==> flow/design.v <==
module cordic #(
    parameter data_width = 16,
    parameter iterations = 15
    )(
    input clk,
    input reset_n,
    input logic signed [data_width-1:0] angle,
    input logic signed [data_width-1:0] x_i,
    input logic signed [data_width-1:0] y_i,
    output logic signed [data_width-1:0] cos,
    output logic signed [data_width-1:0] sin,
    input valid_in,
    output logic valid_out
    );
    logic signed [data_width-1:0] atan_table [0:iterations-1];
    assign atan_table[0]  = 'd12867;   
    assign atan_table[1]  = 'd7596;    
    assign atan_table[2]  = 'd4013;    
    assign atan_table[3]  = 'd2037;    
    assign atan_table[4]  = 'd1021;    
    assign atan_table[5]  = 'd511;     
    assign atan_table[6]  = 'd256;     
    assign atan_table[7]  = 'd128;     
    assign atan_table[8]  = 'd64;      
    assign atan_table[9]  = 'd32;      
    assign atan_table[10] = 'd16;      
    assign atan_table[11] = 'd8;       
    assign atan_table[12] = 'd4;       
    assign atan_table[13] = 'd2;       
    assign atan_table[14] = 'd1;       
    logic signed [data_width-1:0] x [0:iterations], y [0:iterations], z [0:iterations];
    logic [$clog2(iterations)-1:0] iteration;
    logic valid_pipe [0:iterations];
    always_ff @(posedge clk or negedge reset_n) begin
        if (!reset_n) begin
            x[0] <= 0;
            y[0] <= 0;
            z[0] <= 0;
            valid_pipe[0] <= 0;
        end else if (valid_in) begin
            case (angle[15:14])
                2'b00: begin
                    x[0] <= x_i;
                    y[0] <= y_i;
                    z[0] <= angle;
                end
                2'b01: begin
                    x[0] <= -y_i;
                    y[0] <= x_i;
                    z[0] <= {2'b00, angle[13:0]};
                end
                2'b10: begin
                    x[0] <= -x_i;
                    y[0] <= -y_i;
                    z[0] <= {2'b11, angle[13:0]};
                end
                2'b11: begin
                    x[0] <= y_i;
                    y[0] <= -x_i;
                    z[0] <= -angle;
                end
            endcase
            valid_pipe[0] <= 1;
        end else begin
            valid_pipe[0] <= 0;
        end
    end
    genvar i;
    generate
        for (i = 0; i < iterations; i = i + 1) begin : cordic_pipeline
            always_ff @(posedge clk or negedge reset_n) begin
                if (!reset_n) begin
                    x[i+1] <= 0;
                    y[i+1] <= 0;
                    z[i+1] <= 0;
                    valid_pipe[i+1] <= 0;
                end else if (valid_pipe[i]) begin
                    if (z[i] < 0) begin
                        x[i+1] <= x[i] + (y[i] >>> i);
                        y[i+1] <= y[i] - (x[i] >>> i);
                        z[i+1] <= z[i] + atan_table[i];
                    end else begin
                        x[i+1] <= x[i] - (y[i] >>> i);
                        y[i+1] <= y[i] + (x[i] >>> i);
                        z[i+1] <= z[i] - atan_table[i];
                    end
                    valid_pipe[i+1] <= 1;
                end else begin
                    valid_pipe[i+1] <= 0;
                end
            end
        end
    endgenerate
    assign cos = x[iterations];
    assign sin = y[iterations];
    assign valid_out = valid_pipe[iterations];
endmodule
Settings: LEC_CHECK=0, CAP_MARGIN=20, CELL_PAD_IN_SITES_GLOBAL_PLACEMENT=3, CORE_ASPECT_RATIO=0.85, CORE_MARGIN=2, CORE_UTILIZATION=54, CTS_CLUSTER_DIAMETER=198, GPL_TIMING_DRIVEN=1, HOLD_SLACK_MARGIN=0.06, MAX_ROUTING_LAYER=met5, MIN_ROUTING_LAYER=met2, PLACE_DENSITY=0.78, SETUP_SLACK_MARGIN=0.59, SLEW_MARGIN=15, TNS_END_PERCENT=85; clock period 2.45 ns.
run.sh (not shown) runs the stock make flow with config.mk's settings and CLKGATE_MAP_FILE=.
The baseline died in 3_1_place_gp_skip_io (GPL-0301).
Edit:
- CELL_PAD_IN_SITES_GLOBAL_PLACEMENT: 3 -> not set
- CORE_ASPECT_RATIO: 0.85 -> not set
- CORE_UTILIZATION: 54 -> 58
- CTS_CLUSTER_DIAMETER: 198 -> not set
- GPL_TIMING_DRIVEN: 1 -> not set
- HOLD_SLACK_MARGIN: 0.06 -> not set
- MAX_ROUTING_LAYER: met5 -> not set
- MIN_ROUTING_LAYER: met2 -> not set
- PLACE_DENSITY: 0.78 -> not set
- SETUP_SLACK_MARGIN: 0.59 -> not set
- SLEW_MARGIN: 15 -> 20
- TNS_END_PERCENT: 85 -> not set
- clock period: 2.45 -> 3.8 ns (I/O delays scaled with it)
After rerunning:
- Now the flow finished clean
- die size drops by 6.8%
- synthesized area does not change
- synthesized cell count is unchanged
Edit:
- CORE_UTILIZATION: 58 -> 72
- CTS_CLUSTER_DIAMETER: not set -> 59
- MAX_ROUTING_LAYER: not set -> met4
- clock period: 3.8 -> 3.09 ns (I/O delays scaled with it)
Outcome: The changed run stopped in 5_1_grt, error GRT-0232; synthesized area does not change; synthesized cell count stays the same; die size is lower by about a fifth.
Edit:
- CORE_UTILIZATION: 72 -> 70
- CTS_CLUSTER_DIAMETER: 59 -> 53
The changed run reached the layout checks and failed them: setup timing.
Die size rose by a few percent.
Synthesized area is unchanged.
Synthesized cell count is unchanged.
Edit:
- CTS_CLUSTER_DIAMETER: 53 -> 28
- MAX_ROUTING_LAYER: met4 -> not set
- SETUP_SLACK_MARGIN: not set -> 0.9
With this change the flow died in 5_1_grt (DPL-0038).
Area after synthesis does not change.
Die area does not change.
Synthesized cell count is unchanged.
Edit:
- CORE_UTILIZATION: 70 -> 40
- CTS_CLUSTER_DIAMETER: 28 -> not set
- SETUP_SLACK_MARGIN: 0.9 -> not set
- clock period: 3.09 -> 4.0 ns (I/O delays scaled with it)
The new run finished clean.
Die size is higher by about 70%.
Synthesized cell count does not change.
Area after synthesis does not change.
